main:
==> flow/design.v (excerpt) <==
module cpu_8b(
    input wire clk,
    input wire rst,
    output wire halt,
    output wire mem_we,
    output wire [7:0] mem_addr,
    output wire [7:0] mem_wdata,
    input wire [7:0] mem_rdata
);
    wire [7:0] mem_d_i;
    wire [7:0] mem_d_o;
    assign mem_wdata = mem_d_i;
    assign mem_d_o = mem_rdata;
    wire [2:0] alu_opcode;
    wire [7:0] alu_a;
    wire [7:0] alu_b;
    wire a_we;
    wire [7:0] a_reg_i;
    wire [7:0] a_reg_o;
    wire b_we;
    wire [7:0] b_reg_i;
    wire [7:0] b_reg_o;
    wire alu_we;
    wire [7:0] alu_res_next;
    wire [7:0] alu_res;
    wire zf_we;
    wire zf_next;
    wire zf;
    wire ir_we;
    wire [7:0] instr;
    wire [2:0] next_state;
    wire [2:0] state;
    wire pc_we;
    wire [7:0] pc_next;
    wire [7:0] pc;
    wire alu_sel_a;
    wire alu_sel_b;
    wire a_sel;
    wire b_sel;
    wire mem_sel;
    wire [7:0] offset_addr;
    wire addr_sel;
    wire [7:0] addr_offset_zext;
    wire [3:0] addr_offset;
    wire [3:0] pc_offset;
    wire [7:0] pc_offset_zext;
    wire [7:0] inc_pc;
    wire [7:0] new_pc;
    wire pc_sel;
    wire [7:0] jmp_reg_val;
    wire pc_jmp_sel;
    control_unit cpu_control(
        .instr(instr),
        .state(state),
        .zf(zf),
        .reset(rst),
        .next_state(next_state),
        .pc_we(pc_we),
        .pc_sel(pc_sel),
        .pc_jmp_sel(pc_jmp_sel),
        .pc_offset(pc_offset),
        .addr_sel(addr_sel),
        .addr_offset(addr_offset),
        .mem_sel(mem_sel),
        .mem_we(mem_we),
        .alu_opcode(alu_opcode),
        .alu_sel_a(alu_sel_a),
        .alu_sel_b(alu_sel_b),
        .alu_we(alu_we),
        .zf_we(zf_we),
        .ir_we(ir_we),
        .a_sel(a_sel),
        .a_we(a_we),
        .b_sel(b_sel),
        .b_we(b_we),
        .halt(halt)
    );
    alu alu_unit(
        .opcode(alu_opcode),
        .a(alu_a),
        .b(alu_b),
        .y(alu_res_next),
        .zf(zf_next)
    );
    register #(.WIDTH(8)) a_register(
        .clk(clk),
        .rst(rst),
        .we(a_we),
        .d(a_reg_i),
        .q(a_reg_o)
    );
  ...
Settings: LEC_CHECK=0, CAP_MARGIN=20, CORE_MARGIN=2, CORE_UTILIZATION=70, CTS_CLUSTER_DIAMETER=85, SLEW_MARGIN=20; clock period 3.59 ns.
run.sh (not shown) runs the stock make flow with config.mk's settings and CLKGATE_MAP_FILE=.
Stage in which a tool error killed main: 5_1_grt.
### main -> the feature branch
# main
export LEC_CHECK = 0
export CAP_MARGIN = 20
export CORE_MARGIN = 2
export CORE_UTILIZATION = 70
export CTS_CLUSTER_DIAMETER = 85
export SLEW_MARGIN = 20
create_clock -name core_clock -period 3.59 [get_ports {clk}]
# the feature branch
export LEC_CHECK = 0
export CAP_MARGIN = 20
export CORE_MARGIN = 2
export CORE_UTILIZATION = 68
export SLEW_MARGIN = 20
create_clock -name core_clock -period 4.8 [get_ports {clk}]
Notes after the runs:
Among the feature branch and main, the run that stopped before the end is main, and it is the only one.
Diff the feature branch..main | number of clock buffers inserted by TritonCTS | unchanged
Comparing main against the feature branch, there is no change at all in number of buffers added on ports.
Clock net sink count came out exactly the same in the feature branch and main.

========
## the previous run
cpu_8b again, from the RTL that the note above started with.
clock: 3.21 ns
lec_check: 0
abc_area: 1
cap_margin: 20
core_aspect_ratio: 1.07
core_margin: 2
core_utilization: 72
cts_cluster_diameter: 360
cts_cluster_size: 37
gpl_routability_driven: 1
gpl_timing_driven: 1
max_routing_layer: met4
place_density_lb_addon: 0.15
slew_margin: 35
Flow for the previous run halted at global routing, error code GRT-0232.
Setup changes, the previous run to the current run
Settings: swapping 72 for 41 in CORE_UTILIZATION; swapping 1 for 0 in GPL_TIMING_DRIVEN; clearing CTS_CLUSTER_SIZE, which used to be 37; swapping 360 for 108 in CTS_CLUSTER_DIAMETER; swapping 3.21 for 5.66 in the clock period (ns, I/O delays scaled along).
### Flow results
Delta (the current run minus the previous run): count of mapped cells out of synthesis neither gained nor lost much; post-synthesis cell count from yosys neither gained nor lost much. Re count of instances resized after the clock tree is built: the current run is 33 down on the previous run. Summary of the previous run and the current run: one run falls short of a clean finish, namely the previous run. Floorplan check, the current run vs the previous run: die outline larger in the current run.

========
## run 1
The RTL this note starts from:
==> flow/design.v <==
module control_unit(
    input wire [7:0] instr,          
    input wire [2:0] state,          
    input wire zf,                   
    input wire reset,                
    output reg [2:0] next_state,     
    output reg pc_we,                
    output reg pc_sel,               
    output reg pc_jmp_sel,           
    output reg [3:0] pc_offset,      
    output reg addr_sel,             
    output reg [3:0] addr_offset,    
    output reg mem_sel,              
    output reg mem_we,               
    output reg [2:0] alu_opcode,     
    output reg alu_sel_a,            
    output reg alu_sel_b,            
    output reg alu_we,               
    output reg zf_we,                
    output reg ir_we,                
    output reg a_sel,                
    output reg a_we,                 
    output reg b_sel,                
    output reg b_we,                 
    output reg halt                  
);
    localparam ADD    = 3'b000;
    localparam AND    = 3'b001;
    localparam NOT    = 3'b010;
    localparam LOAD   = 3'b011;
    localparam STORE  = 3'b100;
    localparam JUMP   = 3'b101;
    localparam JUMPz  = 3'b110;
    localparam HALT   = 3'b111;
    localparam FETCH      = 3'b000; 
    localparam DECODE     = 3'b001;
    localparam EXECUTE    = 3'b010;
    localparam MEMORY     = 3'b011;
    localparam WRITEBACK  = 3'b100;
    localparam HALT_STATE = 3'b101;
    localparam IDLE       = 3'b110;
    always @(*) begin
        pc_we = 0;               
        pc_sel = 0;              
        pc_jmp_sel = 0;          
        pc_offset = 4'b0000;     
        addr_sel = 0;            
        addr_offset = 4'b0000;   
        mem_sel = 0;             
        mem_we = 0;              
        alu_opcode = 3'b000;     
        alu_sel_a = 0;           
        alu_sel_b = 0;           
        alu_we = 0;              
        zf_we = 0;               
        ir_we = 0;               
        a_sel = 0;               
        a_we = 0;                
        b_sel = 0;               
        b_we = 0;                
        halt = 0;                
        next_state = FETCH;      
        if (reset) begin
            next_state = FETCH;      
        end
        else begin
            case (state)
                FETCH: begin                     
                    next_state = DECODE;         
                    pc_we = 1;                   
                    ir_we = 1;                   
                end
                DECODE: begin    
                    case (instr[7:5])       
                        ADD, AND, NOT, JUMP, JUMPz: begin
                            next_state = EXECUTE;       
                        end
                        LOAD, STORE: begin
                            next_state = MEMORY;
                        end
                        HALT: begin
                            next_state = HALT_STATE;
                        end
                    endcase
                end
                EXECUTE: begin                           
                    case (instr[7:5])
                        ADD, AND: begin
                            alu_opcode = instr[7:5];     
                            alu_sel_a = instr[3];        
                            alu_sel_b = instr[2];        
                            alu_we = 1;                  
                            zf_we = 1;                   
                            next_state = WRITEBACK;
                        end
                        NOT: begin
                            alu_opcode = instr[7:5];     
                            alu_sel_a = instr[3];        
                            alu_we = 1;                  
                            zf_we = 1;                   
                            next_state = WRITEBACK;
                        end
                        JUMP: begin
                            pc_jmp_sel = instr[4];       
                            pc_offset = instr[3:0];      
                            pc_sel = 1;                  
                            pc_we = 1;                   
                            next_state = IDLE;
                        end
                        JUMPz: begin
                            if (zf == 1) begin
                                pc_jmp_sel = instr[4];   
                                pc_offset = instr[3:0];  
                                pc_sel = 1;              
                                pc_we = 1;               
                            end
                            next_state = IDLE;
                        end
                    endcase
                end
                MEMORY: begin                                    
                    case (instr[7:5])
                        LOAD: begin
                            addr_offset = instr[3:0];    
                            addr_sel = 1;                
                            next_state = WRITEBACK;
                        end
                        STORE: begin
                            addr_offset = instr[3:0];    
                            addr_sel = 1;                
                            mem_sel = instr[4];          
                            mem_we = 1;                  
                            next_state = IDLE;
                        end
                    endcase
                end
                WRITEBACK: begin                         
                    case (instr[7:5])
                        ADD, AND, NOT: begin
                            if (instr[4] == 0) begin
                                a_sel = 1;               
                                a_we = 1;                
                            end else begin
                                b_sel = 1;               
                                b_we = 1;                
                            end
                            next_state = FETCH;
                        end
                        LOAD: begin
                            if (instr[4] == 0) begin
                                a_we = 1;            
                            end else begin
                                b_we = 1;            
                            end
                            next_state = FETCH;
                        end
                    endcase
                end 
                HALT_STATE: begin
                    halt = 1;
                    next_state = HALT_STATE;
                end
                IDLE: begin
                    next_state = FETCH;
                end
            endcase
        end
    end
endmodule
module alu(
    input wire [2:0] opcode,         
    input wire [7:0] a,              
    input wire [7:0] b,              
    output reg [7:0] y,              
    output reg zf                    
);
    localparam ADD = 3'b000;         
    localparam AND = 3'b001;         
    localparam NOT = 3'b010;         
always @(*) begin
    zf = 0;
    case (opcode)
        ADD: begin             
            y = a + b;
        end
        AND: begin              
            y = a & b;
        end
        NOT: begin              
            y = ~a;
        end
        default: begin               
            y = 8'b00000000;
        end
    endcase
    if (y == 8'b00000000) begin
        zf = 1;
    end
end
endmodule
module register #(
    parameter WIDTH = 8
)(
    input wire clk,                  
    input wire rst,                  
    input wire we,                   
    input wire [WIDTH-1:0] d,        
    output reg [WIDTH-1:0] q         
);
    always @(posedge clk) begin      
        if (rst) begin
            q <= {WIDTH{1'b0}};      
        end else if (we) begin
            q <= d;                  
        end
    end
endmodule
module mux_2to1 (
    input wire [7:0] in0,    
    input wire [7:0] in1,    
    input wire sel,          
    output wire [7:0] out    
);
    assign out = sel ? in1 : in0;
endmodule
module adder(
    input wire [7:0] a,
    input wire [7:0] b,
    output wire [7:0] sum
);
    assign sum = a + b;
endmodule
module zext(
    input wire [3:0] in,
    output wire [7:0] out
);
assign out = {4'b0000, in};
endmodule
module cpu_8b(
    input wire clk,
    input wire rst,
    output wire halt,
    output wire mem_we,
    output wire [7:0] mem_addr,
    output wire [7:0] mem_wdata,
    input wire [7:0] mem_rdata
);
    wire [7:0] mem_d_i;
    wire [7:0] mem_d_o;
    assign mem_wdata = mem_d_i;
    assign mem_d_o = mem_rdata;
    wire [2:0] alu_opcode;
    wire [7:0] alu_a;
    wire [7:0] alu_b;
    wire a_we;
    wire [7:0] a_reg_i;
    wire [7:0] a_reg_o;
    wire b_we;
    wire [7:0] b_reg_i;
    wire [7:0] b_reg_o;
    wire alu_we;
    wire [7:0] alu_res_next;
    wire [7:0] alu_res;
    wire zf_we;
    wire zf_next;
    wire zf;
    wire ir_we;
    wire [7:0] instr;
    wire [2:0] next_state;
    wire [2:0] state;
    wire pc_we;
    wire [7:0] pc_next;
    wire [7:0] pc;
    wire alu_sel_a;
    wire alu_sel_b;
    wire a_sel;
    wire b_sel;
    wire mem_sel;
    wire [7:0] offset_addr;
    wire addr_sel;
    wire [7:0] addr_offset_zext;
    wire [3:0] addr_offset;
    wire [3:0] pc_offset;
    wire [7:0] pc_offset_zext;
    wire [7:0] inc_pc;
    wire [7:0] new_pc;
    wire pc_sel;
    wire [7:0] jmp_reg_val;
    wire pc_jmp_sel;
    control_unit cpu_control(
        .instr(instr),
        .state(state),
        .zf(zf),
        .reset(rst),
        .next_state(next_state),
        .pc_we(pc_we),
        .pc_sel(pc_sel),
        .pc_jmp_sel(pc_jmp_sel),
        .pc_offset(pc_offset),
        .addr_sel(addr_sel),
        .addr_offset(addr_offset),
        .mem_sel(mem_sel),
        .mem_we(mem_we),
        .alu_opcode(alu_opcode),
        .alu_sel_a(alu_sel_a),
        .alu_sel_b(alu_sel_b),
        .alu_we(alu_we),
        .zf_we(zf_we),
        .ir_we(ir_we),
        .a_sel(a_sel),
        .a_we(a_we),
        .b_sel(b_sel),
        .b_we(b_we),
        .halt(halt)
    );
    alu alu_unit(
        .opcode(alu_opcode),
        .a(alu_a),
        .b(alu_b),
        .y(alu_res_next),
        .zf(zf_next)
    );
    register #(.WIDTH(8)) a_register(
        .clk(clk),
        .rst(rst),
        .we(a_we),
        .d(a_reg_i),
        .q(a_reg_o)
    );
    register #(.WIDTH(8)) b_register(
        .clk(clk),
        .rst(rst),
        .we(b_we),
        .d(b_reg_i),
        .q(b_reg_o)
    );
    register #(.WIDTH(8)) alu_register(
        .clk(clk),
        .rst(rst),
        .we(alu_we),
        .d(alu_res_next),
        .q(alu_res)
    );
    register #(.WIDTH(1)) zf_register(
        .clk(clk),
        .rst(rst),
        .we(zf_we),
        .d(zf_next),
        .q(zf)
    );
    register #(.WIDTH(8)) instruction_register(
        .clk(clk),
        .rst(rst),
        .we(ir_we),
        .d(mem_d_o),
        .q(instr)
    );
    register #(.WIDTH(3)) state_register(
        .clk(clk),
        .rst(rst),
        .we(1'b1),
        .d(next_state),
        .q(state)
    );
    register #(.WIDTH(8)) program_counter(
        .clk(clk),
        .rst(rst),
        .we(pc_we),
        .d(pc_next),
        .q(pc)
    );
    mux_2to1 alu_a_mux(
        .in0(a_reg_o),
        .in1(b_reg_o),
        .sel(alu_sel_a),
        .out(alu_a)
    );
    mux_2to1 alu_b_mux(
        .in0(a_reg_o),
        .in1(b_reg_o),
        .sel(alu_sel_b),
        .out(alu_b)
    );
    mux_2to1 a_register_mux(
        .in0(mem_d_o),
        .in1(alu_res),
        .sel(a_sel),
        .out(a_reg_i)
    );
    mux_2to1 b_register_mux(
        .in0(mem_d_o),
        .in1(alu_res),
        .sel(b_sel),
        .out(b_reg_i)
    );
    mux_2to1 mem_data_mux(
        .in0(a_reg_o),
        .in1(b_reg_o),
        .sel(mem_sel),
        .out(mem_d_i)
    );
    mux_2to1 mem_addr_mux(
        .in0(pc),
        .in1(offset_addr),
        .sel(addr_sel),
        .out(mem_addr)
    );
    adder addr_adder(
        .a(addr_offset_zext),
        .b(pc),
        .sum(offset_addr)
    );
    zext addr_zext(
        .in(addr_offset),
        .out(addr_offset_zext)
    );
    zext pc_zext(
        .in(pc_offset),
        .out(pc_offset_zext)
    );
    mux_2to1 pc_mux(
        .in0(inc_pc),
        .in1(new_pc),
        .sel(pc_sel),
        .out(pc_next)
    );
    adder inc_pc_adder(
        .a(pc),
        .b(8'b00000001),
        .sum(inc_pc)
    );
    adder new_pc_adder(
        .a(pc_offset_zext),
        .b(jmp_reg_val),
        .sum(new_pc)
    );
    mux_2to1 jump_mux(
        .in0(a_reg_o),
        .in1(b_reg_o),
        .sel(pc_jmp_sel),
        .out(jmp_reg_val)
    );
endmodule
make LEC_CHECK=0 ABC_AREA=1 CAP_MARGIN=40 CORE_MARGIN=2 CORE_UTILIZATION=72 CTS_CLUSTER_DIAMETER=105 CTS_CLUSTER_SIZE=74 PLACE_DENSITY=0.65 SETUP_SLACK_MARGIN=-0.01 SLEW_MARGIN=20 finish   # period 3.0 ns
For run 1, the flow was terminated by a tool error in clock tree synthesis and produced no final design.
For run 2, these inputs were changed with respect to run 1:
# run 1
export LEC_CHECK = 0
export ABC_AREA = 1
export CAP_MARGIN = 40
export CORE_MARGIN = 2
export CORE_UTILIZATION = 72
export CTS_CLUSTER_DIAMETER = 105
export CTS_CLUSTER_SIZE = 74
export PLACE_DENSITY = 0.65
export SETUP_SLACK_MARGIN = -0.01
export SLEW_MARGIN = 20
create_clock -name core_clock -period 3.0 [get_ports {clk}]
# run 2
export LEC_CHECK = 0
export ABC_AREA = 1
export CAP_MARGIN = 20
export CORE_MARGIN = 2
export CORE_UTILIZATION = 62
export SLEW_MARGIN = 20
create_clock -name core_clock -period 1.99 [get_ports {clk}]
## What came out
- Run status, run 2: aborted in clock tree synthesis, error DPL-0033
- On setup slack after placement, the lower figure sits with run 2, not run 1.
- Relative to run 1, die size increased by 15% in run 2.
- Compared to run 1, run 2 has site row count 3 higher.
--- input diff run 2..run 3 ---
# run 2
export LEC_CHECK = 0
export ABC_AREA = 1
export CAP_MARGIN = 20
export CORE_MARGIN = 2
export CORE_UTILIZATION = 62
export SLEW_MARGIN = 20
create_clock -name core_clock -period 1.99 [get_ports {clk}]
# run 3
export LEC_CHECK = 0
export CAP_MARGIN = 20
export CORE_MARGIN = 2
export CORE_UTILIZATION = 60
export SETUP_SLACK_MARGIN = 1.13
export SLEW_MARGIN = 20
create_clock -name core_clock -period 3.88 [get_ports {clk}]
==> results <==
- Among run 2 and run 3, the run that stopped before the end is run 2, and it is the only one.
- Taking run 2 as the reference, in run 3 full die area shows an increase of 2.9%; netlist area before placement went down 0.31%.
- Taking run 2 as 1.0, run 3 lands at 0.79 on number of instances in the placed design.
- Relative to run 2, placer congestion estimate increased by 14% in run 3.
- Run 3 has total half-perimeter wirelength after legalization and detailed placement below what run 2 had.
- Looking at share of synthesized area spent on multiplexers across run 3 and run 2, the one that comes out lower is run 2.
- Run 3 vs. run 2: overall die width moved up; area figure in the yosys stat output lower.
[inputs] run 4 vs run 3
# run 3
export LEC_CHECK = 0
export CAP_MARGIN = 20
export CORE_MARGIN = 2
export CORE_UTILIZATION = 60
export SETUP_SLACK_MARGIN = 1.13
export SLEW_MARGIN = 20
create_clock -name core_clock -period 3.88 [get_ports {clk}]
# run 4
export LEC_CHECK = 0
export CAP_MARGIN = 20
export CORE_MARGIN = 2
export CORE_UTILIZATION = 20
export GPL_ROUTABILITY_DRIVEN = 0
export MAX_ROUTING_LAYER = met4
export SLEW_MARGIN = 20
export TNS_END_PERCENT = 90
create_clock -name core_clock -period 5.0 [get_ports {clk}]
### Flow results
- Run 4 was carried through to the last stage, and its layout satisfied the timing, DRC and antenna checks.
- Run 3 has a higher via count of the routed design than run 4.
- Min depth of the worst register-to-register path across run 4 and run 3: run 3
- Compared to run 3, run 4 has layout overhead on the synthesized area 32 points lower.
- In the tables for run 4 and run 3, net count reported at finish reads higher with run 3.
- Across both runs, final period utilization was lower for run 4 than for run 3.
- When run 4 is measured against run 3, its cell count turns out about 8% higher.
- The final reports for run 4 and run 3 show sequential share of layout area higher in the former.
- From run 3 to run 4 the numbers moved as follows: count of clock-buffer cells in the layout went up; switching power summed over all nets went down.
Inputs modified between run 4 and run 5:
# run 4
export LEC_CHECK = 0
export CAP_MARGIN = 20
export CORE_MARGIN = 2
export CORE_UTILIZATION = 20
export GPL_ROUTABILITY_DRIVEN = 0
export MAX_ROUTING_LAYER = met4
export SLEW_MARGIN = 20
export TNS_END_PERCENT = 90
create_clock -name core_clock -period 5.0 [get_ports {clk}]
# run 5
export LEC_CHECK = 0
export ABC_AREA = 1
export CAP_MARGIN = 20
export CORE_ASPECT_RATIO = 0.5
export CORE_MARGIN = 2
export CORE_UTILIZATION = 63
export CTS_CLUSTER_DIAMETER = 177
export CTS_CLUSTER_SIZE = 100
export PLACE_DENSITY = 0.84
export SLEW_MARGIN = 20
export TNS_END_PERCENT = 5
create_clock -name core_clock -period 5.0 [get_ports {clk}]
Notes after the runs:
- The more densely filled core belongs to run 5, not run 4.
- Summed standard-cell area reported by yosys: run 5 higher than run 4
- As of run 5, post-synthesis instance total had risen by more than 10% compared to run 4.
- On run 5: wire length is about 7% lower than what run 4 gave.
- Result: PASS for each of run 4 and run 5
Power is estimated from default activity; no workload was simulated.
